File: config.mk
export PLATFORM = sky130hd
export DESIGN_NAME = ram_tester
export DESIGN_NICKNAME = ram_tester
export VERILOG_FILES = /design/flow/design.v
export SDC_FILE = /design/flow/constraint.sdc
export NUM_CORES = 4
export LEC_CHECK = 0
export CAP_MARGIN = 20
export CORE_MARGIN = 2
export CORE_UTILIZATION = 59
export SLEW_MARGIN = 20
File: constraint.sdc
create_clock -name core_clock -period 3.7 [get_ports {clk_i}]
set_input_delay 0.7400 -clock core_clock [delete_from_list [all_inputs] [get_ports {clk_i}]]
set_output_delay 0.7400 -clock core_clock [all_outputs]
set_load 0.01 [all_outputs]
File: design.v
module ram_tester
#(
     parameter AXI_ID           = 0
)
(
     input          clk_i
    ,input          rst_i
    ,input          cfg_awvalid_i
    ,input  [31:0]  cfg_awaddr_i
    ,input          cfg_wvalid_i
    ,input  [31:0]  cfg_wdata_i
    ,input  [3:0]   cfg_wstrb_i
    ,input          cfg_bready_i
    ,input          cfg_arvalid_i
    ,input  [31:0]  cfg_araddr_i
    ,input          cfg_rready_i
    ,input          outport_awready_i
    ,input          outport_wready_i
    ,input          outport_bvalid_i
    ,input  [1:0]   outport_bresp_i
    ,input  [3:0]   outport_bid_i
    ,input          outport_arready_i
    ,input          outport_rvalid_i
    ,input  [31:0]  outport_rdata_i
    ,input  [1:0]   outport_rresp_i
    ,input  [3:0]   outport_rid_i
    ,input          outport_rlast_i
    ,output         cfg_awready_o
    ,output         cfg_wready_o
    ,output         cfg_bvalid_o
    ,output [1:0]   cfg_bresp_o
    ,output         cfg_arready_o
    ,output         cfg_rvalid_o
    ,output [31:0]  cfg_rdata_o
    ,output [1:0]   cfg_rresp_o
    ,output         outport_awvalid_o
    ,output [31:0]  outport_awaddr_o
    ,output [3:0]   outport_awid_o
    ,output [7:0]   outport_awlen_o
    ,output [1:0]   outport_awburst_o
    ,output         outport_wvalid_o
    ,output [31:0]  outport_wdata_o
    ,output [3:0]   outport_wstrb_o
    ,output         outport_wlast_o
    ,output         outport_bready_o
    ,output         outport_arvalid_o
    ,output [31:0]  outport_araddr_o
    ,output [3:0]   outport_arid_o
    ,output [7:0]   outport_arlen_o
    ,output [1:0]   outport_arburst_o
    ,output         outport_rready_o
);
reg awvalid_q;
reg wvalid_q;
wire wr_cmd_accepted_w  = (cfg_awvalid_i && cfg_awready_o) || awvalid_q;
wire wr_data_accepted_w = (cfg_wvalid_i  && cfg_wready_o)  || wvalid_q;
always @ (posedge clk_i or posedge rst_i)
if (rst_i)
    awvalid_q <= 1'b0;
else if (cfg_awvalid_i && cfg_awready_o && !wr_data_accepted_w)
    awvalid_q <= 1'b1;
else if (wr_data_accepted_w)
    awvalid_q <= 1'b0;
always @ (posedge clk_i or posedge rst_i)
if (rst_i)
    wvalid_q <= 1'b0;
else if (cfg_wvalid_i && cfg_wready_o && !wr_cmd_accepted_w)
    wvalid_q <= 1'b1;
else if (wr_cmd_accepted_w)
    wvalid_q <= 1'b0;
reg [7:0] wr_addr_q;
always @ (posedge clk_i or posedge rst_i)
if (rst_i)
    wr_addr_q <= 8'b0;
else if (cfg_awvalid_i && cfg_awready_o)
    wr_addr_q <= cfg_awaddr_i[7:0];
wire [7:0] wr_addr_w = awvalid_q ? wr_addr_q : cfg_awaddr_i[7:0];
reg [31:0] wr_data_q;
always @ (posedge clk_i or posedge rst_i)
if (rst_i)
    wr_data_q <= 32'b0;
else if (cfg_wvalid_i && cfg_wready_o)
    wr_data_q <= cfg_wdata_i;
wire [31:0] wr_data_w = wvalid_q ? wr_data_q : cfg_wdata_i;
wire read_en_w  = cfg_arvalid_i & cfg_arready_o;
wire write_en_w = wr_cmd_accepted_w && wr_data_accepted_w;
assign cfg_arready_o = ~cfg_rvalid_o;
assign cfg_awready_o = ~cfg_bvalid_o && ~cfg_arvalid_i && ~awvalid_q;
assign cfg_wready_o  = ~cfg_bvalid_o && ~cfg_arvalid_i && ~wvalid_q;
reg ram_test_cfg_wr_q;
always @ (posedge clk_i or posedge rst_i)
if (rst_i)
    ram_test_cfg_wr_q <= 1'b0;
else if (write_en_w && (wr_addr_w[7:0] == 8'h0))
    ram_test_cfg_wr_q <= 1'b1;
else
    ram_test_cfg_wr_q <= 1'b0;
reg [3:0]  ram_test_cfg_burst_len_q;
always @ (posedge clk_i or posedge rst_i)
if (rst_i)
    ram_test_cfg_burst_len_q <= 4'd0;
else if (write_en_w && (wr_addr_w[7:0] == 8'h0))
    ram_test_cfg_burst_len_q <= wr_data_w[31:28];
wire [3:0]  ram_test_cfg_burst_len_out_w = ram_test_cfg_burst_len_q;
reg        ram_test_cfg_read_q;
always @ (posedge clk_i or posedge rst_i)
if (rst_i)
    ram_test_cfg_read_q <= 1'd0;
else if (write_en_w && (wr_addr_w[7:0] == 8'h0))
    ram_test_cfg_read_q <= wr_data_w[8:8];
wire        ram_test_cfg_read_out_w = ram_test_cfg_read_q;
reg        ram_test_cfg_rnd_delay_q;
always @ (posedge clk_i or posedge rst_i)
if (rst_i)
    ram_test_cfg_rnd_delay_q <= 1'd0;
else if (write_en_w && (wr_addr_w[7:0] == 8'h0))
    ram_test_cfg_rnd_delay_q <= wr_data_w[7:7];
wire        ram_test_cfg_rnd_delay_out_w = ram_test_cfg_rnd_delay_q;
reg        ram_test_cfg_user_q;
always @ (posedge clk_i or posedge rst_i)
if (rst_i)
    ram_test_cfg_user_q <= 1'd0;
else if (write_en_w && (wr_addr_w[7:0] == 8'h0))
    ram_test_cfg_user_q <= wr_data_w[3:3];
else
    ram_test_cfg_user_q <= 1'd0;
wire        ram_test_cfg_user_out_w = ram_test_cfg_user_q;
reg        ram_test_cfg_incr_q;
always @ (posedge clk_i or posedge rst_i)
if (rst_i)
    ram_test_cfg_incr_q <= 1'd0;
else if (write_en_w && (wr_addr_w[7:0] == 8'h0))
    ram_test_cfg_incr_q <= wr_data_w[2:2];
else
    ram_test_cfg_incr_q <= 1'd0;
wire        ram_test_cfg_incr_out_w = ram_test_cfg_incr_q;
reg        ram_test_cfg_ones_q;
always @ (posedge clk_i or posedge rst_i)
if (rst_i)
    ram_test_cfg_ones_q <= 1'd0;
else if (write_en_w && (wr_addr_w[7:0] == 8'h0))
    ram_test_cfg_ones_q <= wr_data_w[1:1];
else
    ram_test_cfg_ones_q <= 1'd0;
wire        ram_test_cfg_ones_out_w = ram_test_cfg_ones_q;
reg        ram_test_cfg_zero_q;
always @ (posedge clk_i or posedge rst_i)
if (rst_i)
    ram_test_cfg_zero_q <= 1'd0;
else if (write_en_w && (wr_addr_w[7:0] == 8'h0))
    ram_test_cfg_zero_q <= wr_data_w[0:0];
else
    ram_test_cfg_zero_q <= 1'd0;
wire        ram_test_cfg_zero_out_w = ram_test_cfg_zero_q;
reg ram_test_base_wr_q;
always @ (posedge clk_i or posedge rst_i)
if (rst_i)
    ram_test_base_wr_q <= 1'b0;
else if (write_en_w && (wr_addr_w[7:0] == 8'h4))
    ram_test_base_wr_q <= 1'b1;
else
    ram_test_base_wr_q <= 1'b0;
reg [31:0]  ram_test_base_addr_q;
always @ (posedge clk_i or posedge rst_i)
if (rst_i)
    ram_test_base_addr_q <= 32'd0;
else if (write_en_w && (wr_addr_w[7:0] == 8'h4))
    ram_test_base_addr_q <= wr_data_w[31:0];
wire [31:0]  ram_test_base_addr_out_w = ram_test_base_addr_q;
reg ram_test_end_wr_q;
always @ (posedge clk_i or posedge rst_i)
if (rst_i)
    ram_test_end_wr_q <= 1'b0;
else if (write_en_w && (wr_addr_w[7:0] == 8'h8))
    ram_test_end_wr_q <= 1'b1;
else
    ram_test_end_wr_q <= 1'b0;
reg [31:0]  ram_test_end_addr_q;
always @ (posedge clk_i or posedge rst_i)
if (rst_i)
    ram_test_end_addr_q <= 32'd0;
else if (write_en_w && (wr_addr_w[7:0] == 8'h8))
    ram_test_end_addr_q <= wr_data_w[31:0];
wire [31:0]  ram_test_end_addr_out_w = ram_test_end_addr_q;
reg ram_test_sts_wr_q;
always @ (posedge clk_i or posedge rst_i)
if (rst_i)
    ram_test_sts_wr_q <= 1'b0;
else if (write_en_w && (wr_addr_w[7:0] == 8'hc))
    ram_test_sts_wr_q <= 1'b1;
else
    ram_test_sts_wr_q <= 1'b0;
reg ram_test_current_wr_q;
always @ (posedge clk_i or posedge rst_i)
if (rst_i)
    ram_test_current_wr_q <= 1'b0;
else if (write_en_w && (wr_addr_w[7:0] == 8'h10))
    ram_test_current_wr_q <= 1'b1;
else
    ram_test_current_wr_q <= 1'b0;
reg ram_test_write_wr_q;
always @ (posedge clk_i or posedge rst_i)
if (rst_i)
    ram_test_write_wr_q <= 1'b0;
else if (write_en_w && (wr_addr_w[7:0] == 8'h14))
    ram_test_write_wr_q <= 1'b1;
else
    ram_test_write_wr_q <= 1'b0;
reg [31:0]  ram_test_write_pattern_q;
always @ (posedge clk_i or posedge rst_i)
if (rst_i)
    ram_test_write_pattern_q <= 32'd0;
else if (write_en_w && (wr_addr_w[7:0] == 8'h14))
    ram_test_write_pattern_q <= wr_data_w[31:0];
wire [31:0]  ram_test_write_pattern_out_w = ram_test_write_pattern_q;
reg ram_test_time_wr_q;
always @ (posedge clk_i or posedge rst_i)
if (rst_i)
    ram_test_time_wr_q <= 1'b0;
else if (write_en_w && (wr_addr_w[7:0] == 8'h18))
    ram_test_time_wr_q <= 1'b1;
else
    ram_test_time_wr_q <= 1'b0;
reg ram_test_errors_wr_q;
always @ (posedge clk_i or posedge rst_i)
if (rst_i)
    ram_test_errors_wr_q <= 1'b0;
else if (write_en_w && (wr_addr_w[7:0] == 8'h1c))
    ram_test_errors_wr_q <= 1'b1;
else
    ram_test_errors_wr_q <= 1'b0;
reg ram_test_last_wr_q;
always @ (posedge clk_i or posedge rst_i)
if (rst_i)
    ram_test_last_wr_q <= 1'b0;
else if (write_en_w && (wr_addr_w[7:0] == 8'h20))
    ram_test_last_wr_q <= 1'b1;
else
    ram_test_last_wr_q <= 1'b0;
wire        ram_test_sts_busy_in_w;
wire [31:0]  ram_test_current_addr_in_w;
wire [31:0]  ram_test_time_cycles_in_w;
wire [31:0]  ram_test_errors_count_in_w;
wire [31:0]  ram_test_last_rd_data_in_w;
reg [31:0] data_r;
always @ *
begin
    data_r = 32'b0;
    case (cfg_araddr_i[7:0])
    8'h0:
    begin
        data_r[31:28] = ram_test_cfg_burst_len_q;
        data_r[8:8] = ram_test_cfg_read_q;
        data_r[7:7] = ram_test_cfg_rnd_delay_q;
    end
    8'h4:
    begin
        data_r[31:0] = ram_test_base_addr_q;
    end
    8'h8:
    begin
        data_r[31:0] = ram_test_end_addr_q;
    end
    8'hc:
    begin
        data_r[0:0] = ram_test_sts_busy_in_w;
    end
    8'h10:
    begin
        data_r[31:0] = ram_test_current_addr_in_w;
    end
    8'h14:
    begin
        data_r[31:0] = ram_test_write_pattern_q;
    end
    8'h18:
    begin
        data_r[31:0] = ram_test_time_cycles_in_w;
    end
    8'h1c:
    begin
        data_r[31:0] = ram_test_errors_count_in_w;
    end
    8'h20:
    begin
        data_r[31:0] = ram_test_last_rd_data_in_w;
    end
    default :
        data_r = 32'b0;
    endcase
end
reg rvalid_q;
always @ (posedge clk_i or posedge rst_i)
if (rst_i)
    rvalid_q <= 1'b0;
else if (read_en_w)
    rvalid_q <= 1'b1;
else if (cfg_rready_i)
    rvalid_q <= 1'b0;
assign cfg_rvalid_o = rvalid_q;
reg [31:0] rd_data_q;
always @ (posedge clk_i or posedge rst_i)
if (rst_i)
    rd_data_q <= 32'b0;
else if (!cfg_rvalid_o || cfg_rready_i)
    rd_data_q <= data_r;
assign cfg_rdata_o = rd_data_q;
assign cfg_rresp_o = 2'b0;
reg bvalid_q;
always @ (posedge clk_i or posedge rst_i)
if (rst_i)
    bvalid_q <= 1'b0;
else if (write_en_w)
    bvalid_q <= 1'b1;
else if (cfg_bready_i)
    bvalid_q <= 1'b0;
assign cfg_bvalid_o = bvalid_q;
assign cfg_bresp_o  = 2'b0;
wire [31:0] buffer_base_w     = {ram_test_base_addr_out_w[31:2], 2'b0};
wire [31:0] buffer_end_w      = {ram_test_end_addr_out_w[31:2],  2'b0};
wire [31:0] user_data_w       = ram_test_write_pattern_out_w;
wire        cfg_zero_w        = ram_test_cfg_zero_out_w;
wire        cfg_ones_w        = ram_test_cfg_ones_out_w;
wire        cfg_incr_w        = ram_test_cfg_incr_out_w;
wire        cfg_user_w        = ram_test_cfg_user_out_w;
wire        cfg_dly_w         = ram_test_cfg_rnd_delay_out_w;
wire        cfg_read_w        = ram_test_cfg_read_out_w;
wire        awvalid_w;
wire        arvalid_w;
wire [31:0] axaddr_w;
wire [7:0]  axlen_w;
wire        wvalid_w;
wire [31:0] wdata_w;
wire [3:0]  wstrb_w;
wire        wlast_w;
wire        accept_w;
reg [31:0]  current_addr_q;
reg [31:0]  outstanding_q;
reg         burst_q;
reg [7:0]   burst_cnt_q;
localparam STATE_W          = 3;
localparam STATE_IDLE       = 3'd0;
localparam STATE_ZERO       = 3'd1;
localparam STATE_ONES       = 3'd2;
localparam STATE_INCR       = 3'd3;
localparam STATE_USER       = 3'd4;
localparam STATE_WAIT       = 3'd5;
reg [STATE_W-1:0] state_q;
reg [STATE_W-1:0] next_state_r;
always @ *
begin
    next_state_r = state_q;
    case (state_q)
    STATE_IDLE :
    begin
        if (cfg_zero_w)
            next_state_r  = STATE_ZERO;
        else if (cfg_ones_w)
            next_state_r  = STATE_ONES;
        else if (cfg_incr_w)
            next_state_r  = STATE_INCR;
        else if (cfg_user_w)
            next_state_r  = STATE_USER;
    end
    STATE_ZERO, STATE_ONES, STATE_INCR, STATE_USER:
    begin
        if (current_addr_q == buffer_end_w && !burst_q)
            next_state_r = STATE_WAIT;
    end
    STATE_WAIT:
    begin
        if (outstanding_q == 32'd0)
            next_state_r = STATE_IDLE;
    end
    default :
       ;
    endcase
end
always @ (posedge clk_i or posedge rst_i)
if (rst_i)
    state_q <= STATE_IDLE;
else
    state_q <= next_state_r;
wire [3:0] rand_w;
ram_lfsr
#(
    .BITS(4),
    .N(16),
    .POLYNOMIAL(16'h8810)
)
u_rand
(
    .clk_i(clk_i),
    .rst_i(rst_i),
    .random_o(rand_w)
);
reg [31:0]  outstanding_r;
always @ *
begin
    outstanding_r = outstanding_q;
    if ((arvalid_w || awvalid_w) && accept_w)
        outstanding_r = outstanding_r + 32'd1;
    if (outport_bvalid_i && outport_bready_o)
        outstanding_r = outstanding_r - 32'd1;
    else if (outport_rvalid_i && outport_rlast_i && outport_rready_o)
        outstanding_r = outstanding_r - 32'd1;
end
always @ (posedge clk_i or posedge rst_i)
if (rst_i) 
    outstanding_q <= 32'b0;
else
    outstanding_q <= outstanding_r;
reg [3:0] delay_q;
always @ (posedge clk_i or posedge rst_i)
if (rst_i) 
    delay_q <= 4'b0;
else if ((awvalid_w || arvalid_w || wvalid_w) && accept_w)
    delay_q <= rand_w;
else if (delay_q != 4'b0)
    delay_q <= delay_q - 4'd1;
wire valid_w = (!cfg_dly_w || delay_q == 4'b0) &&
               (current_addr_q != buffer_end_w || burst_q) &&
               (state_q != STATE_IDLE && state_q != STATE_WAIT);
reg [7:0]   burst_length_r;
wire [31:0] remaining_w    = buffer_end_w - current_addr_q - 32'd4;
wire [31:0] remain_words_w = {2'b0, remaining_w[31:2]};
wire [31:0] max_words_w    = {28'b0, ram_test_cfg_burst_len_out_w};
always @ *
begin
    burst_length_r = 8'b0;
    if (remain_words_w > max_words_w)
        burst_length_r = max_words_w[7:0];
    else if (remain_words_w[7:0] == 8'd1 || 
             remain_words_w[7:0] == 8'd3 ||
             remain_words_w[7:0] == 8'd7)
        burst_length_r = remain_words_w[7:0];
end
wire [31:0] length_bytes_w = {22'b0, burst_length_r + 8'd1, 2'b0};
assign axlen_w = burst_length_r;
always @ (posedge clk_i or posedge rst_i)
if (rst_i) 
    burst_q <= 1'b0;
else if (awvalid_w && accept_w && axlen_w != 8'b0)
    burst_q <= 1'b1;
else if (wvalid_w && accept_w && burst_cnt_q == 8'b0)
    burst_q <= 1'b0;
always @ (posedge clk_i or posedge rst_i)
if (rst_i) 
    burst_cnt_q <= 8'b0;
else if (awvalid_w && accept_w)
    burst_cnt_q <= axlen_w - 8'd1;
else if (wvalid_w && accept_w)
    burst_cnt_q <= burst_cnt_q - 8'd1;
always @ (posedge clk_i or posedge rst_i)
if (rst_i) 
    current_addr_q <= 32'b0;
else if ((state_q == STATE_IDLE) && (next_state_r != STATE_IDLE))
    current_addr_q <= buffer_base_w;
else if (state_q != STATE_IDLE && (awvalid_w || arvalid_w) && accept_w)
    current_addr_q <= {current_addr_q[31:2], 2'b0} + length_bytes_w;
assign awvalid_w                  = valid_w & ~burst_q & ~cfg_read_w;
assign arvalid_w                  = valid_w & cfg_read_w;
assign axaddr_w                   = current_addr_q;
assign ram_test_current_addr_in_w = current_addr_q;
reg [31:0] write_data_q;
reg        cfg_inc_q;
always @ (posedge clk_i or posedge rst_i)
if (rst_i) 
    cfg_inc_q <= 1'b0;
else if (state_q == STATE_IDLE && next_state_r == STATE_INCR)
    cfg_inc_q <= 1'b1;
else if (state_q == STATE_IDLE)
    cfg_inc_q <= 1'b0;
always @ (posedge clk_i or posedge rst_i)
if (rst_i) 
    write_data_q <= 32'b0;
else if ((state_q == STATE_IDLE) && (next_state_r != STATE_IDLE))
begin
    if (next_state_r == STATE_ONES)
        write_data_q <= 32'hFFFFFFFF;
    else if (next_state_r == STATE_INCR)
        write_data_q <= 32'h33221100;
    else if (next_state_r == STATE_USER)
        write_data_q <= user_data_w;
    else
        write_data_q <= 32'b0;
end
else if (cfg_inc_q && wvalid_w && accept_w)
    write_data_q <= write_data_q + 32'h44444444;
else if (cfg_inc_q && outport_rvalid_i && outport_rready_o)
    write_data_q <= write_data_q + 32'h44444444;
assign wvalid_w = (burst_q | awvalid_w) & valid_w;
assign wdata_w  = write_data_q;
assign wstrb_w  = 4'hF;
assign wlast_w  = burst_q ? (burst_cnt_q == 8'd0) : (axlen_w == 8'd0);
reg [31:0] error_count_q;
always @ (posedge clk_i or posedge rst_i)
if (rst_i) 
    error_count_q <= 32'b0;
else if ((state_q == STATE_IDLE) && (next_state_r != STATE_IDLE))
    error_count_q <= 32'b0;
else if (outport_rvalid_i && outport_rready_o && outport_rdata_i != write_data_q)
    error_count_q <= error_count_q + 32'd1;
assign ram_test_errors_count_in_w = error_count_q;
reg [31:0] last_data_q;
always @ (posedge clk_i or posedge rst_i)
if (rst_i) 
    last_data_q <= 32'b0;
else if ((state_q == STATE_IDLE) && (next_state_r != STATE_IDLE))
    last_data_q <= 32'b0;
else if (outport_rvalid_i && outport_rready_o)
    last_data_q <= outport_rdata_i;
assign ram_test_last_rd_data_in_w = last_data_q;
reg [31:0] cycles_q;
always @ (posedge clk_i or posedge rst_i)
if (rst_i) 
    cycles_q <= 32'b0;
else if ((state_q == STATE_IDLE) && (next_state_r != STATE_IDLE))
    cycles_q <= 32'b0;
else if (state_q != STATE_IDLE)
    cycles_q <= cycles_q + 32'd1;
assign ram_test_time_cycles_in_w = cycles_q - 32'd2;  
wire        axi_valid_w;
wire        axi_awvalid_w;
wire        axi_arvalid_w;
wire        axi_wvalid_w;
wire        axi_pop_w;
generic_fifo
#(
     .WIDTH(1+1+32+8+1+32+4+1)
    ,.DEPTH(8)
    ,.ADDR_W(3)
)
u_request
(
     .clk_i(clk_i)
    ,.rst_i(rst_i)
    ,.push_i(awvalid_w | arvalid_w | wvalid_w)
    ,.data_in_i({awvalid_w, arvalid_w, axaddr_w, axlen_w, wvalid_w, wdata_w, wstrb_w, wlast_w})
    ,.accept_o(accept_w)
    ,.valid_o(axi_valid_w)
    ,.data_out_o({axi_awvalid_w, axi_arvalid_w, outport_awaddr_o, outport_awlen_o, 
                  axi_wvalid_w, outport_wdata_o, outport_wstrb_o, outport_wlast_o})
    ,.pop_i(axi_pop_w)
);
reg axi_awvalid_q;
reg axi_wvalid_q;
always @ (posedge clk_i or posedge rst_i)
if (rst_i) 
    axi_awvalid_q <= 1'b0;
else if (outport_awvalid_o && outport_awready_i && (outport_wvalid_o && !outport_wready_i))
    axi_awvalid_q <= 1'b1;
else if (axi_pop_w)
    axi_awvalid_q <= 1'b0;
always @ (posedge clk_i or posedge rst_i)
if (rst_i) 
    axi_wvalid_q <= 1'b0;
else if (outport_wvalid_o && outport_wready_i && (outport_awvalid_o && !outport_awready_i))
    axi_wvalid_q <= 1'b1;
else if (axi_pop_w)
    axi_wvalid_q <= 1'b0;
assign outport_awvalid_o = axi_valid_w & axi_awvalid_w & ~axi_awvalid_q;
assign outport_awid_o    = AXI_ID;
assign outport_awburst_o = 2'b01;
assign outport_wvalid_o  = axi_valid_w & axi_wvalid_w  & ~axi_wvalid_q;
assign outport_bready_o  = 1'b1;
assign outport_arvalid_o = axi_valid_w & axi_arvalid_w;
assign outport_arid_o    = AXI_ID;
assign outport_araddr_o  = outport_awaddr_o;
assign outport_arlen_o   = outport_awlen_o;
assign outport_arburst_o = outport_awburst_o;
assign outport_rready_o  = 1'b1;
assign axi_pop_w = (outport_arvalid_o   && outport_arready_i) ||
                   (((outport_awvalid_o && outport_awready_i) || axi_awvalid_q || !axi_awvalid_w) &&
                    ((outport_wvalid_o  && outport_wready_i)  || axi_wvalid_q || !axi_wvalid_w) && !axi_arvalid_w);
assign ram_test_sts_busy_in_w = (state_q != STATE_IDLE);
endmodule
module ram_lfsr
#(
  parameter POLYNOMIAL = 4'h9,
  parameter N          = 4,
  parameter BITS       = 4
)
(
  input  clk_i,
  input  rst_i,
  output [BITS-1:0] random_o
);
reg [N-1:0] data_q;
reg [N-1:0] data_next_r;
reg         feedback_r;
integer i;
always @* 
begin
  data_next_r = data_q;
  for (i=0; i<BITS; i=i+1)
  begin
    feedback_r  = ^( POLYNOMIAL & data_next_r);
    data_next_r = {data_next_r[N-2:0], ~feedback_r};
  end
end
always @ (posedge clk_i or posedge rst_i)
if (rst_i) 
    data_q <= 'b0;
else
    data_q <= data_next_r;
assign random_o = data_q[N-1:N-BITS];
endmodule
module generic_fifo
#(
    parameter WIDTH   = 8,
    parameter DEPTH   = 4,
    parameter ADDR_W  = 2
)
(
     input               clk_i
    ,input               rst_i
    ,input  [WIDTH-1:0]  data_in_i
    ,input               push_i
    ,input               pop_i
    ,output [WIDTH-1:0]  data_out_o
    ,output              accept_o
    ,output              valid_o
);
localparam COUNT_W = ADDR_W + 1;
reg [WIDTH-1:0]   ram_q[DEPTH-1:0];
reg [ADDR_W-1:0]  rd_ptr_q;
reg [ADDR_W-1:0]  wr_ptr_q;
reg [COUNT_W-1:0] count_q;
always @ (posedge clk_i or posedge rst_i)
if (rst_i)
begin
    count_q   <= {(COUNT_W) {1'b0}};
    rd_ptr_q  <= {(ADDR_W) {1'b0}};
    wr_ptr_q  <= {(ADDR_W) {1'b0}};
end
else
begin
    if (push_i & accept_o)
    begin
        ram_q[wr_ptr_q] <= data_in_i;
        wr_ptr_q        <= wr_ptr_q + 1;
    end
    if (pop_i & valid_o)
        rd_ptr_q      <= rd_ptr_q + 1;
    if ((push_i & accept_o) & ~(pop_i & valid_o))
        count_q <= count_q + 1;
    else if (~(push_i & accept_o) & (pop_i & valid_o))
        count_q <= count_q - 1;
end
/*verilator lint_off WIDTH*/
assign valid_o       = (count_q != 0);
assign accept_o      = (count_q != DEPTH);
/*verilator lint_on WIDTH*/
assign data_out_o    = ram_q[rd_ptr_q];
endmodule
File: run.sh
#!/bin/bash
# the make line also repeats each setting of config.mk as NAME=value (left out here)
make -C /OpenROAD-flow-scripts/flow DESIGN_CONFIG=/design/flow/config.mk WORK_HOME=/design/flow/orfs CLKGATE_MAP_FILE= finish
==> changes_impl.md, run 1 <==
### Changed

- Top power group: combinational logic
- Core region area: a little under 0.08 mm2
- Crit Path Class: flop to flop
- Fin. Hold Viols: 0
- YS warnings: 4
- Vias/cell: between 6 and 7
- Min Tclk post-route: 6.15 ns
- Mean post-synth cell area: around 12 um2
- Switching Share: between 30 and 40%
- Final HPWL DP: ~100 mm
- Nets: roughly 5000
- Clock slew at reported path FFs: roughly 0.060 ns
- Reg2Reg Capture Point: current_addr_q[24]$_DFFE_PP0P_
- Max incr delay on CP: roughly 0.53 ns
- Most frequent cell after synthesis: edfxtp_1
- Die width: approximately 290 um
- Clock network fraction of design power: 18.4%
- Post-synth regs: approximately 1000
- HP Start: u_rand.data_q[6]$_DFF_PP0_
- Internal Pwr Total: 33.8 mW
- Asr flop ratio synth: about two fifths
- Simple-gate portion of the synthesized area: a little under an eighth
- Iter 0 DRT Violations: between 4000 and 5000
- Worst EP arrival: 6.69 ns
- Final Util: between 70% and 80%
- # rows: a little over 100
- FF-to-FF path depth: 27
- Top cells, area: edfxtp_1 38%, dfrtp_1 22%, mux2_2 4.2%
- Hold Crit Depth: 0
- Max-slew headroom: 21.1%
- Log Warnings: between 100 and 150
- WHS Endpoint: u_rand.data_q[10]$_DFF_PP0_
- Worst Clk Skew: ~0.031 ns
- Max cap viols: 0
- Fail Reasons: setup timing
- Pwr dens: around 920 mW/mm2
- Flop area: approximately 0.028 mm2
- Largest net degree at the start of global routing: 115
- PortBufs: 241
- # IOs: ~330
- VDD IR-drop max: 609 uV
- Setup TNS: -99.97 ns
- Vias in the first global route: ~35000
- Setup WS post-layout: -2.45 ns
- Max Fclk: 0.163 GHz
- Total GRT Usage: between 30% and 40%
- Pleak: approximately 24 nW
- Crit. End Element: flop
- Post-route ant nets: 0
- Worst setup startpoint: current_addr_q[10]$_DFFE_PP0P_
- WHS: about 0.35 ns
- Max FO, Critical Path: 7
- Insertion Delay late pin: 0.70 ns
- Post-Syn Area: between 0.04 and 0.05 mm2
- Status: finished with violations
- Total combinational power: 29.3 mW
- Area reported by Yosys stat: between 0.04 and 0.05 mm2
- H-tree Lvls: 3
- Register share of total power: 29.2%
- Comb area leader: AND-OR/OR-AND gates
- Worst Path Required: approximately 4.2 ns
- Max Slew Vio Count: 0
- Gp weighted congestion: 0.956
- DR vias: 37000
- CTS max path bufs: 3
- Adder Share, Synth: 2.72%
- Area delta synth->final: 28.4%
- Total CTS buffers: a little over 100
- Worst-Margin Slew: 1.15 ns
- Floorplan utilization: approximately 60%
- Crit path max-delay family: AND-OR/OR-AND gates
- Number of fill cells: 5186
- Root Buffer: clkbuf_16
- Synthesized instance count: a little over 4000
- Yosys cell count: 4062
- Crit start category: flop
- Crit-path slowest cell: or4_4
- Die area: 0.0825 mm2
- Cts hold-fix bufs: 0
- Min-delay worst type: flop to flop
- CTS tree: built
- RSZ-0062 raised after global routing: true
- Netlist cell types: between 80 and 90
- Chip height: about 290 um
- DR DRC count: 0
- Reg2reg start: current_addr_q[10]$_DFFE_PP0P_
- Stages on the worst setup path: 27
- Antenna violations before repair: 3
- Seq power: approximately 16 mW
- Post-synth EDFFs: approximately 590
- Final global-route overflow total: 0
- Worst Path Buf+Inv: 4
- Yosys xor share: 3.90%
- WL/cell: about 26 um
- Cell taking the most area after synthesis: edfxtp_1
- CP endpoint: current_addr_q[24]$_DFFE_PP0P_
- Post-synth seq share: between 50% and 60%
- Portion of total power attributed to combinational logic: a little over half
- Final setup fails: around 120
- Complex Gates by Area: between 10% and 20%
- R2R Setup Slk: -2.45 ns
- Ys flop type: edfxtp_1
- Net switching power: around 22 mW
- Commonest cells in the netlist: 592 x edfxtp_1, 417 x dfrtp_1, 377 x nor2_1, 364 x nand2_1, 253 x a21oi_1
- CTS Sinks: 1009
- Wirelength, routed: roughly 150 mm
- Mux area share: about 6%
- Clk pwr: around 10 mW
- Drt pass-1 iters: 11
- Synth top area share: between 30% and 40%
- First-pass GRT wire length: ~210 mm
- Tcrit/Tclk final: 166%
- Combinational Area: 0.0192 mm2
[routing by layer]
layer	share of wire, %	GRT usage [%]
met1	38	46.5
met2	47	55.7
met5	0	0
met3	9.3	5.93
met4	5.2	15.3
[per-stage QoR]
step	instance area (um2)	setup WS, ns	cells	power [mW]
after global placement	54600	-2.75	5628	41.6
after detailed placement	54600	-2.95	5628	41.9
after global routing	60800	-2.69	5896	58.2
after CTS	58600	-2.36	5828	52.8
after floorplan	47600	-2.66	4121	29.6
final	60800	-2.45	5897	55.8
[final cells by class]
type                    count  area share, %
clock buffers             138           4.57
clock inverters            49          0.857
repair buffers            845           13.4
inverters                 154          0.978
diodes                      1        0.00412
well taps                1050           2.16
multi-input cells        2651           31.5
flip-flops and latches   1009           46.4
[repair_timing]
item | in CTS | in global routing
buffers inserted | 16 | 57
gates cloned | 0 | 18
pin swaps | 56 | 150
setup endpoints to repair | 211 | 288
gates resized | 176 | 388
==> inputs of run 2 (changes only) <==
Settings changed: CORE_UTILIZATION 59 to 32.
Clock period 3.7 ns to 8.96 ns, I/O delays scaled along.
==> run 2 against run 1 <==
Compared with the run above: now clean on timing, DRC and antenna; maximum frequency decreased by 26%; routed wire length decreased by 4.2%; hold slack improved by 0.0016 ns; synthesized cell count unchanged; critical path depth decreased by 1; critical endpoint is now current_addr_q[30]$_DFFE_PP0P_.
==> changes_impl.md, run 2 <==
### Changed

- Area reported by Yosys stat: 0.0473 mm2 (unchanged)
- YS warnings: 4 (unchanged)
- Postcts setup bufs: 0 (was 16)
- HP Start: u_rand.data_q[0]$_DFF_PP0_ (was u_rand.data_q[6]$_DFF_PP0_)
- Portion of total power attributed to combinational logic: 42.6% (was 52.4%)
- Post-route ant nets: 0 (unchanged)
- Top power group: combinational logic (unchanged)
- Worst Path Buf+Inv: 2 (was 4)
- Seq power: 7.11 mW (was 16.3 mW)
- # IOs: 332 (unchanged)
- Post-synth EDFFs: 592 (unchanged)
- Total CTS buffers: 102 (unchanged)
- Mux area share: 6.00% (unchanged)
- Asr flop ratio synth: 41.3% (unchanged)
- CP endpoint: current_addr_q[30]$_DFFE_PP0P_ (was current_addr_q[24]$_DFFE_PP0P_)
- Max cap viols: 0 (unchanged)
- Fin. Hold Viols: 0 (unchanged)
- Vias in the first global route: 31700 (was 35400)
- Max incr delay on CP: 0.63 ns (was 0.53 ns)
- CTS tree: built (unchanged)
- Commonest cells in the netlist: 592 x edfxtp_1, 417 x dfrtp_1, 377 x nor2_1, 364 x nand2_1, 253 x a21oi_1 (unchanged)
- Post-synth regs: 1009 (unchanged)
- Final HPWL DP: 98.8 mm (was 99.9 mm)
- Hold Crit Depth: 0 (unchanged)
- Worst Clk Skew: 0.0356 ns (was 0.0310 ns)
- Worst EP arrival: 8.93 ns (was 6.69 ns)
- Worst-Margin Slew: 1.17 ns (was 1.15 ns)
- Crit-path slowest cell: mux2i_1 (was or4_4)
- Pwr dens: 362 mW/mm2 (was 919 mW/mm2)
- Final Util: 37.4% (was 76.7%)
- Mean post-synth cell area: 11.7 um2 (unchanged)
- Crit path max-delay family: AND-OR/OR-AND gates (unchanged)
- RSZ-0062 raised after global routing: false (was true)
- H-tree Lvls: 3 (unchanged)
- Top cells, area: edfxtp_1 38%, dfrtp_1 22%, mux2_2 4.2% (unchanged)
- WL/cell: 23.5 um (was 25.9 um)
- Yosys xor share: 3.90% (unchanged)
- Clock slew at reported path FFs: 0.07 ns (was 0.06 ns)
- Largest net degree at the start of global routing: 129 (was 115)
- Vias/cell: 5.45 (was 6.28)
- # resized after CTS: 0 (was 176)
- Ys flop type: edfxtp_1 (unchanged)
- Area delta synth->final: 16.4% (was 28.4%)
- Insertion Delay late pin: 0.73 ns (was 0.70 ns)
- Die width: 389 um (was 287 um)
- Final global-route overflow total: 0 (unchanged)
- Antenna violations before repair: 7 (was 3)
- Min Tclk post-route: 8.30 ns (was 6.15 ns)
- Reg2Reg Capture Point: current_addr_q[30]$_DFFE_PP0P_ (was current_addr_q[24]$_DFFE_PP0P_)
- Iter 0 DRT Violations: 4053 (was 4750)
- Max-slew headroom: 19.9% (was 21.1%)
- CTS Sinks: 1009 (unchanged)
- Number of fill cells: 14200 (was 5186)
- Crit start category: flop (unchanged)
- Worst Path Required: 9.59 ns (was 4.24 ns)
- Floorplan utilization: 32.1% (was 59.7%)
- Combinational Area: 0.0175 mm2 (was 0.0192 mm2)
- Post-Syn Area: 0.0473 mm2 (unchanged)
- Netlist cell types: 84 (unchanged)
- Max Slew Vio Count: 0 (unchanged)
- WHS Endpoint: u_rand.data_q[4]$_DFF_PP0_ (was u_rand.data_q[10]$_DFF_PP0_)
- Synth top area share: 37.6% (unchanged)
- Crit. End Element: flop (unchanged)
- CTS max path bufs: 3 (unchanged)
- Reg2reg start: current_addr_q[2]$_DFFE_PP0P_ (was current_addr_q[10]$_DFFE_PP0P_)
- Pleak: 20.5 nW (was 24.4 nW)
- Cell taking the most area after synthesis: edfxtp_1 (unchanged)
- Internal Pwr Total: 12.0 mW (was 33.8 mW)
- Yosys cell count: 4062 (unchanged)
- Complex Gates by Area: 12.1% (unchanged)
- Die area: 0.151 mm2 (was 0.0825 mm2)
- Setup TNS: 0 ns (was -99.97 ns)
- VDD IR-drop max: 166 uV (was 609 uV)
- Crit Path Class: flop to flop (unchanged)
- Gp weighted congestion: 0.945 (was 0.956)
- Total combinational power: 8.49 mW (was 29.3 mW)
- WHS: 0.349 ns (was 0.348 ns)
- Log Warnings: 113 (was 112)
- FF-to-FF path depth: 26 (was 27)
- R2R Setup Slk: 0.66 ns (was -2.45 ns)
- First-pass GRT wire length: 215 mm (was 214 mm)
- Synthesized instance count: 4062 (unchanged)
- Simple-gate portion of the synthesized area: 11.4% (unchanged)
- Post-synth seq share: 59.6% (unchanged)
- Max FO, Critical Path: 12 (was 7)
- Comb area leader: AND-OR/OR-AND gates (unchanged)
- Register share of total power: 35.6% (was 29.2%)
- Flop area: 0.0282 mm2 (about the same)
- Net switching power: 7.99 mW (was 22.0 mW)
- Tcrit/Tclk final: 92.7% (was 166%)
- Nets: 4480 (was 5021)
- Drt pass-1 iters: 9 (was 11)
- Total GRT Usage: 18.9% (was 34.6%)
- Most frequent cell after synthesis: edfxtp_1 (unchanged)
- Clk pwr: 4.35 mW (was 10.2 mW)
- Root Buffer: clkbuf_16 (unchanged)
- Wirelength, routed: 146 mm (was 153 mm)
- PortBufs: 241 (unchanged)
- Clock network fraction of design power: 21.8% (was 18.4%)
- Cts hold-fix bufs: 0 (unchanged)
- DR vias: 34000 (was 37000)
- CP dominant cell by count: o21ai_0
- Status: finished clean (was finished with violations)
- Max Fclk: 0.120 GHz (was 0.163 GHz)
- Chip height: 389 um (was 287 um)
- DR DRC count: 0 (unchanged)
- Min-delay worst type: flop to flop (unchanged)
- Switching Share: 40.1% (was 39.5%)
- Worst setup startpoint: current_addr_q[2]$_DFFE_PP0P_ (was current_addr_q[10]$_DFFE_PP0P_)
- Adder Share, Synth: 2.72% (unchanged)
- Final setup fails: 0 (was 116)
- Core region area: 0.147 mm2 (was 0.0793 mm2)
- # rows: 141 (was 103)
- Stages on the worst setup path: 26 (was 27)
## run 2: metrics by stage
step           instances  area [um2]  setup slack (ns)  power (mW)
2_1_floorplan       4121       47600              1.54        12.2
4_1_cts             6236       55000             0.831        20.0
3_3_place_gp        6047       51600             0.952        15.5
6_report            6239       55100             0.657        20.0
5_1_grt             6237       55100             0.341        21.1
3_5_place_dp        6047       51600             0.861        15.7
## run 2: routing by layer
layer | GRT usage, % | routed length [um]
met1 | 26.5 | 63600
met3 | 4.04 | 12200
met4 | 5.57 | 4300
met5 | 0 | 16
met2 | 29.3 | 66200
## run 2: layout make-up
type	count	area share, %
sequential	1009	51.2
multi-input combinational	2651	31.8
timing repair buffer	304	5.38
clock buffer	131	5.09
tap	1930	4.38
clock inverter	58	1.08
inverter	154	1.06
antenna	2	0.00909
==> inputs of run 3 (changes only) <==
Settings changed: CAP_MARGIN 20 to 5, CORE_UTILIZATION 32 to 72, CTS_CLUSTER_SIZE from default to 41, PLACE_DENSITY from default to 0.65, SETUP_SLACK_MARGIN from default to 0.83.
Clock period 8.96 ns to 5.54 ns, I/O delays scaled along.
==> run 3 against run 2 <==
Compared with the run above: now fails the layout checks on setup timing; hold slack better by 0.00065 ns; critical path depth is 2 higher; design area is 4.1% higher; non-clock buffer count is 305 higher; synthesized area stayed put; worst setup slack worse by 1.6 ns; clock skew is 0.024 ns higher; critical endpoint is now current_addr_q[24]$_DFFE_PP0P_; largest cell class unchanged; largest power group unchanged.
==> changes_impl.md, run 3 <==
### Changed

- Mux area share: 6.00% (unchanged)
- Post-synth EDFFs: 592 (unchanged)
- Reg2reg start: ram_test_end_addr_q[22]$_DFFE_PP0P_ (was current_addr_q[2]$_DFFE_PP0P_)
- Reg2Reg Capture Point: current_addr_q[24]$_DFFE_PP0P_ (was current_addr_q[30]$_DFFE_PP0P_)
- Chip height: 260 um (was 389 um)
- Area delta synth->final: 21.2% (was 16.4%)
- Post-Syn Area: 0.0473 mm2 (unchanged)
- Worst Path Buf+Inv: 5 (was 2)
- Insertion Delay late pin: 0.70 ns (was 0.73 ns)
- Crit. End Element: flop (unchanged)
- Area reported by Yosys stat: 0.0473 mm2 (unchanged)
- Post-synth regs: 1009 (unchanged)
- Switching Share: 41.2% (was 40.1%)
- Max-slew headroom: 23.2% (was 19.9%)
- Nets: 4782 (was 4480)
- DR DRC count: 0 (unchanged)
- HP Start: u_rand.data_q[6]$_DFF_PP0_ (was u_rand.data_q[0]$_DFF_PP0_)
- Top power group: combinational logic (unchanged)
- Largest net degree at the start of global routing: 128 (was 129)
- Antenna violations before repair: 8 (was 7)
- Clk pwr: 6.75 mW (was 4.35 mW)
- Most frequent cell after synthesis: edfxtp_1 (unchanged)
- Total CTS buffers: 97 (was 102)
- DR vias: 39000 (was 34000)
- Comb area leader: AND-OR/OR-AND gates (unchanged)
- Pre-CTS WS: -0.932 ns (was 0.861 ns)
- Fail Reasons: setup timing
- Net switching power: 15.1 mW (was 7.99 mW)
- Worst Clk Skew: 0.0600 ns (was 0.0356 ns)
- Worst setup startpoint: ram_test_end_addr_q[22]$_DFFE_PP0P_ (was current_addr_q[2]$_DFFE_PP0P_)
- Netlist cell types: 84 (unchanged)
- Wirelength, routed: 163 mm (was 146 mm)
- Stages on the worst setup path: 28 (was 26)
- Log Warnings: 113 (unchanged)
- Synthesized instance count: 4062 (unchanged)
- Post-route ant nets: 0 (unchanged)
- Yosys cell count: 4062 (unchanged)
- Synth top area share: 37.6% (unchanged)
- Overall Power: 36.6 mW (was 20.0 mW)
- CTS Sinks: 1009 (unchanged)
- Max incr delay on CP: 0.56 ns (was 0.63 ns)
- CTS tree: built (unchanged)
- Crit path max-delay family: AND-OR/OR-AND gates (unchanged)
- CP dominant cell by count: o21ai_2 (was o21ai_0)
- Register share of total power: 31.2% (was 35.6%)
- Worst EP arrival: 6.97 ns (was 8.93 ns)
- Gp weighted congestion: 0.983 (was 0.945)
- Worst Path Required: 6.05 ns (was 9.59 ns)
- Seq power: 11.4 mW (was 7.11 mW)
- Min-delay worst type: flop to flop (unchanged)
- Status: finished with violations (was finished clean)
- Vias in the first global route: 37700 (was 31700)
- Complex Gates by Area: 12.1% (unchanged)
- Root Buffer: clkbuf_16 (unchanged)
- Asr flop ratio synth: 41.3% (unchanged)
- Internal Pwr Total: 21.5 mW (was 12.0 mW)
- Total combinational power: 18.5 mW (was 8.49 mW)
- Simple-gate portion of the synthesized area: 11.4% (unchanged)
- Worst-Margin Slew: 1.15 ns (was 1.17 ns)
- Max Fclk: 0.155 GHz (was 0.120 GHz)
- Top cells, area: edfxtp_1 38%, dfrtp_1 22%, mux2_2 4.2% (unchanged)
- Mean post-synth cell area: 11.7 um2 (unchanged)
- Portion of total power attributed to combinational logic: 50.4% (was 42.6%)
- Clock slew at reported path FFs: 0.07 ns (about the same)
- Floorplan utilization: 73.2% (was 32.1%)
- Fin. Hold Viols: 0 (unchanged)
- Yosys xor share: 3.90% (unchanged)
- Number of fill cells: 2811 (was 14200)
- Final Util: 88.6% (was 37.4%)
- Combinational Area: 0.0188 mm2 (was 0.0175 mm2)
- Tcrit/Tclk final: 117% (was 92.7%)
- # rows: 93 (was 141)
- Cell taking the most area after synthesis: edfxtp_1 (unchanged)
- Clock network fraction of design power: 18.4% (was 21.8%)
- RSZ-0062 raised after global routing: true (was false)
- Final setup fails: 29 (was 0)
- PortBufs: 241 (unchanged)
- R2R Setup Slk: -0.93 ns (was 0.66 ns)
- WL/cell: 29.8 um (was 23.5 um)
- Adder Share, Synth: 2.72% (unchanged)
- Core region area: 0.0647 mm2 (was 0.147 mm2)
- Final HPWL DP: 92.6 mm (was 98.8 mm)
- Final global-route overflow total: 0 (unchanged)
- Placed insts: 5211 (was 6047)
- Commonest cells in the netlist: 592 x edfxtp_1, 417 x dfrtp_1, 377 x nor2_1, 364 x nand2_1, 253 x a21oi_1 (unchanged)
- Setup WS post-layout: -0.927 ns (was 0.657 ns)
- Iter 0 DRT Violations: 6815 (was 4053)
- Flop area: 0.0282 mm2 (about the same)
- Total GRT Usage: 46.0% (was 18.9%)
- Ys flop type: edfxtp_1 (unchanged)
- Hold Crit Depth: 0 (unchanged)
- First-pass GRT wire length: 231 mm (was 215 mm)
- H-tree Lvls: 3 (unchanged)
- Max FO, Critical Path: 7 (was 12)
- VDD IR-drop max: 433 uV (was 166 uV)
- Crit Path Class: flop to flop (unchanged)
- YS warnings: 4 (unchanged)
- Post-synth seq share: 59.6% (unchanged)
- Min Tclk post-route: 6.47 ns (was 8.30 ns)
- Pwr dens: 639 mW/mm2 (was 362 mW/mm2)
- Final Non-Filler Cells: 5464 (was 6239)
- Max Slew Vio Count: 0 (unchanged)
- Pleak: 22.2 nW (was 20.5 nW)
- Die area: 0.0678 mm2 (was 0.151 mm2)
- WHS Endpoint: u_rand.data_q[10]$_DFF_PP0_ (was u_rand.data_q[4]$_DFF_PP0_)
- CP endpoint: current_addr_q[24]$_DFFE_PP0P_ (was current_addr_q[30]$_DFFE_PP0P_)
- Crit start category: flop (unchanged)
- Die width: 260 um (was 389 um)
- Drt pass-1 iters: 15 (was 9)
- CTS max path bufs: 3 (unchanged)
- Crit-path slowest cell: or4_4 (was mux2i_1)
- Max cap viols: 0 (unchanged)
- # IOs: 332 (unchanged)
- Vias/cell: 7.14 (was 5.45)
- FF-to-FF path depth: 28 (was 26)
==> run 3: through the flow <==
step | hold slack [ns] | TNS [ns] | cell area (um2)
after floorplan | 0.331 | -511.10 | 47600
after global placement | 0.332 | -17.06 | 52200
after detailed placement | 0.336 | -19.94 | 52200
after CTS | 0.350 | -8.55 | 56600
after global routing | 0.351 | -22.39 | 57300
final | 0.350 | -17.60 | 57400
==> run 3: routing by layer <==
| layer | vias to the layer above | part of all wire, % | GRT usage [%] |
|---|---|---|---|
| met4 | 4 | 8.9 | 31.4 |
| li1 | 15800 | - | - |
| met3 | 1031 | 14 | 13.6 |
| met1 | 18400 | 32 | 55.5 |
| met5 | - | 0.082 | 1.07 |
| met2 | 3705 | 46 | 71.9 |
==> run 3: cell type report <==
class                           instances  share of cell area [%]
Multi-Input combinational cell       2653                    32.7
Antenna cell                            5                  0.0218
Clock inverter                         61                    1.04
Sequential cell                      1009                    49.2
Inverter                              154                    1.02
Tap cell                              855                    1.87
Clock buffer                          118                    4.46
Timing Repair Buffer                  609                    9.68
==> run 3: timing repair <==
action | in CTS | in global routing
cloned | 3 | 0
pin swaps | 74 | 74
hold buffers | 0 | 0
setup buffers | 40 | 26
setup endpoints to repair | 141 | 84
resized | 158 | 99
==> inputs of run 4 (changes only) <==
Settings changed: CAP_MARGIN 5 to 20, CELL_PAD_IN_SITES_GLOBAL_PLACEMENT from default to 2, CORE_MARGIN 2 to 5, CORE_UTILIZATION 72 to 68, CTS_CLUSTER_DIAMETER from default to 73, CTS_CLUSTER_SIZE 41 to default, MAX_ROUTING_LAYER from default to met4, MIN_ROUTING_LAYER from default to met1, PLACE_DENSITY 0.65 to 0.94, SETUP_SLACK_MARGIN 0.83 to default, SLEW_MARGIN 20 to 40.
Clock period 5.54 ns to 12.7 ns, I/O delays scaled along.
==> run 4 against run 3 <==
Compared with the run above: the run now fails in global placement without I/O (3_1_place_gp_skip_io); synthesized area unchanged; synthesized cell count unchanged; die area increased by 11%.
==> changes_impl.md, run 4 <==
### Physical design

- Status: did not finish (was finished with violations)
- Stopped at: global placement without I/O (3_1_place_gp_skip_io)
- Log Error: [ERROR GPL-0301] Utilization 110.096 % exceeds 100%.
- Complex Gates by Area: 12.1% (unchanged)
- Mux area share: 6.00% (unchanged)
- Comb area leader: AND-OR/OR-AND gates (unchanged)
- Post-synth EDFFs: 592 (unchanged)
- Ys flop type: edfxtp_1 (unchanged)
- Mean post-synth cell area: 11.7 um2 (unchanged)
- Post-Syn Area: 0.0473 mm2 (unchanged)
- Commonest cells in the netlist: 592 x edfxtp_1, 417 x dfrtp_1, 377 x nor2_1, 364 x nand2_1, 253 x a21oi_1 (unchanged)
- Simple-gate portion of the synthesized area: 11.4% (unchanged)
- Asr flop ratio synth: 41.3% (unchanged)
- Synth top area share: 37.6% (unchanged)
- Most frequent cell after synthesis: edfxtp_1 (unchanged)
- Synthesized instance count: 4062 (unchanged)
- Top cells, area: edfxtp_1 38%, dfrtp_1 22%, mux2_2 4.2% (unchanged)
- Yosys xor share: 3.90% (unchanged)
- Cell taking the most area after synthesis: edfxtp_1 (unchanged)
- Adder Share, Synth: 2.72% (unchanged)
- Core region area: 0.0688 mm2 (was 0.0647 mm2)
- Netlist cell types: 84 (unchanged)
- Chip height: 274 um (was 260 um)
- Die area: 0.0750 mm2 (was 0.0678 mm2)
- Area reported by Yosys stat: 0.0473 mm2 (unchanged)
- # rows: 96 (was 93)
- Die width: 274 um (was 260 um)
- Post-synth regs: 1009 (unchanged)
- Yosys cell count: 4062 (unchanged)
- Floorplan utilization: 68.8% (was 73.2%)
- Post-synth seq share: 59.6% (unchanged)
- YS warnings: 4 (unchanged)
==> inputs of run 5 (changes only) <==
Settings changed: CAP_MARGIN 20 to 35, CELL_PAD_IN_SITES_DETAIL_PLACEMENT from default to 0, CELL_PAD_IN_SITES_GLOBAL_PLACEMENT 2 to 3, CORE_ASPECT_RATIO from default to 0.65, CORE_MARGIN 5 to 2, CORE_UTILIZATION 68 to 69, CTS_CLUSTER_DIAMETER 73 to 259, CTS_CLUSTER_SIZE from default to 83, GPL_ROUTABILITY_DRIVEN from default to 1, HOLD_SLACK_MARGIN from default to -0.01, MIN_ROUTING_LAYER met1 to default, PLACE_DENSITY 0.94 to default, PLACE_DENSITY_LB_ADDON from default to 0.1, SETUP_SLACK_MARGIN from default to 2.39, SLEW_MARGIN 40 to 35.
Clock period 12.7 ns to 14.6 ns, I/O delays scaled along.
==> run 5 against run 4 <==
Compared with the run above: synthesized cell count is the same; die area fell by 5.6%; synthesized area unchanged; the run again fails in global placement without I/O (3_1_place_gp_skip_io).
==> changes_impl.md, run 5 <==
### Physical design

- Cell taking the most area after synthesis: edfxtp_1 (unchanged)
- Post-synth seq share: 59.6% (unchanged)
- Post-synth EDFFs: 592 (unchanged)
- YS warnings: 4 (unchanged)
- Log Error: [ERROR FLW-0024] Place density exceeds 1.0 (current PLACE_DENSITY_LB_ADDON =  0.1). Please check if the value of  PLACE_DENSITY_LB_ADDON is between 0 and 0.99. (was [ERROR GPL-0301] Utilization 110.096 % exceeds 100%.)
- Chip height: 215 um (was 274 um)
- Die width: 329 um (was 274 um)
- Most frequent cell after synthesis: edfxtp_1 (unchanged)
- Top cells, area: edfxtp_1 38%, dfrtp_1 22%, mux2_2 4.2% (unchanged)
- Yosys cell count: 4062 (unchanged)
- Adder Share, Synth: 2.72% (unchanged)
- Area reported by Yosys stat: 0.0473 mm2 (unchanged)
- Asr flop ratio synth: 41.3% (unchanged)
- Core region area: 0.0679 mm2 (was 0.0688 mm2)
- # rows: 77 (was 96)
- Comb area leader: AND-OR/OR-AND gates (unchanged)
- Commonest cells in the netlist: 592 x edfxtp_1, 417 x dfrtp_1, 377 x nor2_1, 364 x nand2_1, 253 x a21oi_1 (unchanged)
- Mux area share: 6.00% (unchanged)
- Floorplan utilization: 69.7% (was 68.8%)
- Post-synth regs: 1009 (unchanged)
- Post-Syn Area: 0.0473 mm2 (unchanged)
- Simple-gate portion of the synthesized area: 11.4% (unchanged)
- Stopped at: global placement without I/O (3_1_place_gp_skip_io) (unchanged)
- Ys flop type: edfxtp_1 (unchanged)
- Synthesized instance count: 4062 (unchanged)
- Status: did not finish (unchanged)
- Synth top area share: 37.6% (unchanged)
- Yosys xor share: 3.90% (unchanged)
- Mean post-synth cell area: 11.7 um2 (unchanged)
- Die area: 0.0707 mm2 (was 0.0750 mm2)
- Complex Gates by Area: 12.1% (unchanged)
- Netlist cell types: 84 (unchanged)
==> inputs of run 6 (changes only) <==
Settings changed: CAP_MARGIN 35 to 20, CELL_PAD_IN_SITES_DETAIL_PLACEMENT 0 to default, CELL_PAD_IN_SITES_GLOBAL_PLACEMENT 3 to 0, CORE_ASPECT_RATIO 0.65 to default, CORE_UTILIZATION 69 to 72, CTS_CLUSTER_DIAMETER 259 to 278, CTS_CLUSTER_SIZE 83 to 14, GPL_ROUTABILITY_DRIVEN 1 to default, HOLD_SLACK_MARGIN -0.01 to default, MAX_ROUTING_LAYER met4 to default, MIN_ROUTING_LAYER from default to met1, PLACE_DENSITY from default to 0.35, PLACE_DENSITY_LB_ADDON 0.1 to default, SETUP_SLACK_MARGIN 2.39 to default, SLEW_MARGIN 35 to 10.
Clock period 14.6 ns to 4.98 ns, I/O delays scaled along.
==> run 6 against run 5 <==
Compared with the run above: the layout now fails its checks (setup timing); die area decreased by 4.2%; synthesized area unchanged; synthesized cell count unchanged.
==> changes_impl.md, run 6 <==
### Changed

- Wirelength, routed: roughly 160 mm
- Die width: 260 um (was 329 um)
- DR DRC count: 0
- Clock network fraction of design power: 16.2%
- Iter 0 DRT Violations: roughly 7000
- Internal Pwr Total: 22.6 mW
- PortBufs: around 240
- Netlist cell types: 84 (unchanged)
- Final setup fails: 31
- R2R Setup Slk: -1.28 ns
- Reg2reg start: ram_test_end_addr_q[24]$_DFFE_PP0P_
- DR vias: around 38000
- Log Warnings: approximately 120
- Min-delay worst type: flop to flop
- Synth top area share: 37.6% (unchanged)
- Cell taking the most area after synthesis: edfxtp_1 (unchanged)
- Vias/cell: between 7 and 8
- Portion of total power attributed to combinational logic: 50.8%
- Hold Crit Depth: 0
- Mux area share: 6.00% (unchanged)
- Clk pwr: 6.22 mW
- RSZ-0062 raised after global routing: true
- Core region area: 0.0647 mm2 (was 0.0679 mm2)
- HP Start: u_rand.data_q[6]$_DFF_PP0_
- Max-slew headroom: 25.4%
- Insertion Delay late pin: between 0.6 and 0.7 ns
- Crit start category: flop
- Combinational Area: 0.0185 mm2
- Switching Share: between 40 and 50%
- Post-route ant nets: 0
- Worst setup startpoint: ram_test_end_addr_q[24]$_DFFE_PP0P_
- WHS Endpoint: u_rand.data_q[10]$_DFF_PP0_
- First-pass GRT wire length: roughly 220 mm
- Simple-gate portion of the synthesized area: 11.4% (unchanged)
- Number of fill cells: 3075
- Gp weighted congestion: 0.957
- Crit Path Class: flop to flop
- CP endpoint: current_addr_q[24]$_DFFE_PP0P_
- YS warnings: 4 (unchanged)
- Setup WS post-layout: -1.28 ns
- Reg2Reg Capture Point: current_addr_q[24]$_DFFE_PP0P_
- Overall Power: just under 40 mW
- Die area: 0.0678 mm2 (was 0.0707 mm2)
- Area delta synth->final: 18.7%
- Post-synth regs: 1009 (unchanged)
- Drt pass-1 iters: 14
- Post-synth EDFFs: 592 (unchanged)
- Antenna violations before repair: 1
- Worst Path Required: 5.51 ns
- CTS Sinks: around 1000
- Root Buffer: clkbuf_16
- Pwr dens: between 600 and 700 mW/mm2
- CP dominant cell by count: o21ai_2
- Most frequent cell after synthesis: edfxtp_1 (unchanged)
- Stages on the worst setup path: 27
- Nets: 4762
- Total CTS buffers: ~82
- Adder Share, Synth: 2.72% (unchanged)
- Mean post-synth cell area: 11.7 um2 (unchanged)
- Complex Gates by Area: 12.1% (unchanged)
- Largest net degree at the start of global routing: 120
- Vias in the first global route: between 30000 and 40000
- Final Non-Filler Cells: ~5400
- Chip height: 260 um (was 215 um)
- Worst EP arrival: about 6.8 ns
- Flop area: roughly 0.028 mm2
- Max cap viols: 0
- Final HPWL DP: around 96 mm
- Area reported by Yosys stat: 0.0473 mm2 (unchanged)
- Min Tclk post-route: 6.26 ns
- Net switching power: about 16 mW
- Ys flop type: edfxtp_1 (unchanged)
- Status: finished with violations (was did not finish)
- Fail Reasons: setup timing
- Max FO, Critical Path: 7
- Crit-path slowest cell: or4_4
- Max Fclk: between 0.15 and 0.2 GHz
- Commonest cells in the netlist: 592 x edfxtp_1, 417 x dfrtp_1, 377 x nor2_1, 364 x nand2_1, 253 x a21oi_1 (unchanged)
- VDD IR-drop max: between 500 and 600 uV
- Placed insts: ~5200
- # IOs: about 330
- Fin. Hold Viols: 0
- Clock slew at reported path FFs: 0.08 ns
- Setup TNS: -30.50 ns
- CTS tree: built
- Register share of total power: about 33%
- FF-to-FF path depth: 27
- Total GRT Usage: approximately 45%
- Tcrit/Tclk final: 126%
- Worst Clk Skew: approximately 0.034 ns
- # rows: 93 (was 77)
- Pleak: roughly 22 nW
- Yosys cell count: 4062 (unchanged)
- Synthesized instance count: 4062 (unchanged)
- Max incr delay on CP: around 0.57 ns
- Crit path max-delay family: AND-OR/OR-AND gates
- Yosys xor share: 3.90% (unchanged)
- Asr flop ratio synth: 41.3% (unchanged)
- Top cells, area: edfxtp_1 38%, dfrtp_1 22%, mux2_2 4.2% (unchanged)
- Crit. End Element: flop
- Comb area leader: AND-OR/OR-AND gates (unchanged)
- Final global-route overflow total: 0
- Max Slew Vio Count: 0
- Worst-Margin Slew: about 1.1 ns
- Post-Syn Area: 0.0473 mm2 (unchanged)
- WHS: about 0.34 ns
- Total combinational power: between 15 and 20 mW
- CTS max path bufs: 3
- Top power group: combinational logic
- WL/cell: ~29 um
- H-tree Lvls: 3
- Worst Path Buf+Inv: 4
- Floorplan utilization: 73.2% (was 69.7%)
- Post-synth seq share: 59.6% (unchanged)
- Cts hold-fix bufs: 0
- Seq power: about 13 mW
[run 6: through the flow]
| stage | utilization [%] | worst slack [ns] | instance area (um2) |
|---|---|---|---|
| 2_1_floorplan | - | -1.64 | 47600 |
| 3_3_place_gp | 81.3 | -1.36 | 52600 |
| 3_5_place_dp | 81.3 | -1.57 | 52600 |
| 4_1_cts | 86.2 | -1.07 | 55800 |
| 5_1_grt | 86.8 | -1.50 | 56200 |
| 6_report | 86.9 | -1.28 | 56200 |
[run 6: metal layers]
metal,up-vias,routed length (um),global-route usage (%)
met3,823,21000,11.7
met5,-,0,0
li1,15700,-,-
met2,3384,71400,70.8
met4,0,12200,28.1
met1,18200,50400,55.5
[run 6: timing repair]
item | in CTS | in global routing
endpoints found under the setup margin | 40 | 54
setup buffers | 22 | 15
pin swaps | 63 | 50
gates resized | 135 | 67
[run 6: layout make-up]
class                           instances  area share (%)
Sequential cell                      1009            50.2
Multi-Input combinational cell       2651            32.9
Timing Repair Buffer                  606            9.77
Clock buffer                          129            3.97
Tap cell                              855            1.90
Inverter                              154            1.04
Clock inverter                          8           0.229
Antenna cell                            2         0.00891
==> inputs of run 7 (changes only) <==
Settings changed: CELL_PAD_IN_SITES_GLOBAL_PLACEMENT 0 to default, CORE_UTILIZATION 72 to 11, CTS_CLUSTER_DIAMETER 278 to default, CTS_CLUSTER_SIZE 14 to default, MIN_ROUTING_LAYER met1 to default, PLACE_DENSITY 0.35 to default, SLEW_MARGIN 10 to 20.
Clock period 4.98 ns to 14.2 ns, I/O delays scaled along.
==> run 7 against run 6 <==
Compared with the run above: the run now finishes clean; flip-flop count stayed put; first-iteration DRC count decreased by 52%; clock skew up 0.046 ns; final cell count increased by 85%; highest routed layer is now met5.
==> changes_impl.md, run 7 <==
### Changed

- Status: finished clean (was finished with violations)
- Nets: 4489 (was 4762)
- Register share of total power: 35.1% (was 33.0%)
- Crit-path slowest cell: dfrtp_4 (was or4_4)
- DR vias: 33800 (was 38100)
- Largest net degree at the start of global routing: 80 (was 120)
- Ys flop type: edfxtp_1 (unchanged)
- Cell taking the most area after synthesis: edfxtp_1 (unchanged)
- Max Fclk: approximately 0.12 GHz
- Post-route ant nets: 0 (unchanged)
- Yosys cell count: 4062 (unchanged)
- Cts hold-fix bufs: 0 (unchanged)
- RSZ-0062 raised after global routing: false (was true)
- Clock network fraction of design power: 20.4% (was 16.2%)
- Portion of total power attributed to combinational logic: 44.5% (was 50.8%)
- Clk pwr: 2.64 mW (was 6.22 mW)
- Hold Crit Depth: 0 (unchanged)
- Max FO, Critical Path: 66 (was 7)
- Synthesized instance count: 4062 (unchanged)
- Post-synth EDFFs: 592 (unchanged)
- Simple-gate portion of the synthesized area: 11.4% (unchanged)
- Commonest cells in the netlist: 592 x edfxtp_1, 417 x dfrtp_1, 377 x nor2_1, 364 x nand2_1, 253 x a21oi_1 (unchanged)
- Adder Share, Synth: 2.72% (unchanged)
- Net switching power: 5.47 mW (was 15.9 mW)
- CTS tree: built (unchanged)
- Overall Power: 13.0 mW (was 38.4 mW)
- Pwr dens: 217 mW/mm2 (was 684 mW/mm2)
- Min-delay worst type: flop to flop (unchanged)
- YS warnings: 4 (unchanged)
- Tcrit/Tclk final: 60.0% (was 126%)
- Cell Chain, Critical Path: buf_4, or3_4, buf_4, nor2_1, a41oi_1, nor2b_1, clkdlybuf4s50_1
- Post-Syn Area: 0.0473 mm2 (unchanged)
- Final setup fails: 0 (was 31)
- Number of fill cells: 47900 (was 3075)
- Top power group: combinational logic (unchanged)
- # IOs: 332 (unchanged)
- Final HPWL DP: 124 mm (was 96.0 mm)
- Total GRT Usage: 7.57% (was 44.8%)
- CP endpoint: outport_arvalid_o (was current_addr_q[24]$_DFFE_PP0P_)
- Core region area: 0.428 mm2 (was 0.0647 mm2)
- Final global-route overflow total: 0 (unchanged)
- Vias in the first global route: 31900 (was 37200)
- Yosys xor share: 3.90% (unchanged)
- Met3 Track Usage GR: 1.24% (was 11.7%)
- Pleak: 20.5 nW (was 21.7 nW)
- VDD IR-drop max: 131 uV (was 558 uV)
- Crit start category: flop (unchanged)
- Root Buffer: clkbuf_16 (unchanged)
- Die width: 660 um (was 260 um)
- Crit. End Element: primary output (was flop)
- Combinational Area: 0.0176 mm2 (was 0.0185 mm2)
- Asr flop ratio synth: 41.3% (unchanged)
- Crit Path Class: flop to primary output (was flop to flop)
- R2R Setup Slk: 5.72 ns (was -1.28 ns)
- Top cells, area: edfxtp_1 38%, dfrtp_1 22%, mux2_2 4.2% (unchanged)
- Die area: 0.436 mm2 (was 0.0678 mm2)
- Seq power: 4.55 mW (was 12.7 mW)
- Worst Clk Skew: 0.0803 ns (was 0.0338 ns)
- First-pass GRT wire length: 241 mm (was 225 mm)
- Comb area leader: AND-OR/OR-AND gates (unchanged)
- HP Start: u_rand.data_q[5]$_DFF_PP0_ (was u_rand.data_q[6]$_DFF_PP0_)
- Worst EP arrival: 5.68 ns (was 6.78 ns)
- Complex Gates by Area: 12.1% (unchanged)
- FF-to-FF path depth: 26 (was 27)
- Postcts setup bufs: 0 (was 22)
- Stages on the worst setup path: 7 (was 27)
- # resized after CTS: 0 (was 135)
- Log Warnings: 104 (was 115)
- Setup TNS: 0 ns (was -30.50 ns)
- Worst Path Buf+Inv: 3 (was 4)
- Internal Pwr Total: 7.49 mW (was 22.6 mW)
- DR DRC count: 0 (unchanged)
- Wirelength, routed: 172 mm (was 155 mm)
- Worst-Margin Slew: 1.08 ns (was 1.09 ns)
- WL/cell: 17.1 um (was 28.6 um)
- Min Tclk post-route: about 8.5 ns
- Post-synth regs: 1009 (unchanged)
- Reg2reg start: current_addr_q[2]$_DFFE_PP0P_ (was ram_test_end_addr_q[24]$_DFFE_PP0P_)
- Busiest grt layer: met2 (unchanged)
- # rows: 240 (was 93)
- Switching Share: 42.2% (was 41.3%)
- Placed insts: 9816 (was 5243)
- Max Slew Vio Count: 0 (unchanged)
- Post-synth seq share: 59.6% (unchanged)
- Routing usage on met1: 9.31% (was 55.5%)
- Max incr delay on CP: 1.00 ns (was 0.57 ns)
- Flop area: 0.0282 mm2 (unchanged)
- Iter 0 DRT Violations: 3376 (was 7051)
- Fin. Hold Viols: 0 (unchanged)
- Met2 GRT Util: 13.0% (was 70.8%)
- CP dominant cell by count: buf_4 (was o21ai_2)
- Insertion Delay late pin: 0.76 ns (was 0.67 ns)
- CTS max path bufs: 3 (unchanged)
- Vias/cell: 3.37 (was 7.05)
- Final Non-Filler Cells: 10000 (was 5414)
- Mean post-synth cell area: 11.7 um2 (unchanged)
- H-tree Lvls: 3 (unchanged)
- Worst setup startpoint: u_request.rd_ptr_q[2]$_DFFE_PP0P_ (was ram_test_end_addr_q[24]$_DFFE_PP0P_)
- Antenna violations before repair: 36 (was 1)
- Floorplan utilization: 11.1% (was 73.2%)
- Synth top area share: 37.6% (unchanged)
- Crit path max-delay family: buffers and inverters (was AND-OR/OR-AND gates)
- Netlist cell types: 84 (unchanged)
- Mux area share: 6.00% (unchanged)
- Reg2Reg Capture Point: current_addr_q[25]$_DFFE_PP0P_ (was current_addr_q[24]$_DFFE_PP0P_)
- Max cap viols: 0 (unchanged)
- Area reported by Yosys stat: 0.0473 mm2 (unchanged)
- Gp weighted congestion: 0.875 (was 0.957)
- Clock slew at reported path FFs: 0.06 ns (was 0.08 ns)
- CTS Sinks: 1009 (unchanged)
- Max-slew headroom: 26.0% (was 25.4%)
- Drt pass-1 iters: 9 (was 14)
- Chip height: 660 um (was 260 um)
- Worst Path Required: 11.36 ns (was 5.51 ns)
- Total combinational power: 5.76 mW (was 19.5 mW)
- Most frequent cell after synthesis: edfxtp_1 (unchanged)
- PortBufs: 241 (unchanged)
- Area delta synth->final: 26.3% (was 18.7%)
- WHS Endpoint: u_rand.data_q[9]$_DFF_PP0_ (was u_rand.data_q[10]$_DFF_PP0_)
- Total CTS buffers: 100 (was 82)
-- run 7: cell type report --
cell class / instances / area share, %
Timing Repair Buffer: 315 / 4.96
Multi-Input combinational cell: 2651 / 29.5
Clock buffer: 145 / 4.71
Antenna cell: 13 / 0.0544
Clock inverter: 39 / 0.712
Inverter: 154 / 0.974
Tap cell: 5687 / 11.9
Sequential cell: 1009 / 47.2
-- run 7: layer usage --
| layer | wire [um] | up-vias | share of wire [%] |
|---|---|---|---|
| li1 | - | 15300 | - |
| met1 | 68700 | 17000 | 40 |
| met2 | 84900 | 1270 | 49 |
| met3 | 10900 | 270 | 6.3 |
| met4 | 7100 | 14 | 4.1 |
| met5 | 91 | - | 0.053 |
-- run 7: per-stage QoR --
| stage | setup slack [ns] | hold WS (ns) | instance area (um2) | util, % |
|---|---|---|---|---|
| 3_5_place_dp | 5.91 | 0.341 | 56500 | 13.2 |
| 3_3_place_gp | 6.00 | 0.332 | 56500 | 13.2 |
| 6_report | 5.68 | 0.354 | 59800 | 14.0 |
| 2_1_floorplan | 5.74 | 0.331 | 47600 | - |
| 5_1_grt | 5.38 | 0.361 | 59700 | 14.0 |
| 4_1_cts | 5.45 | 0.356 | 59700 | 14.0 |
Power and IR drop assume default switching activity.
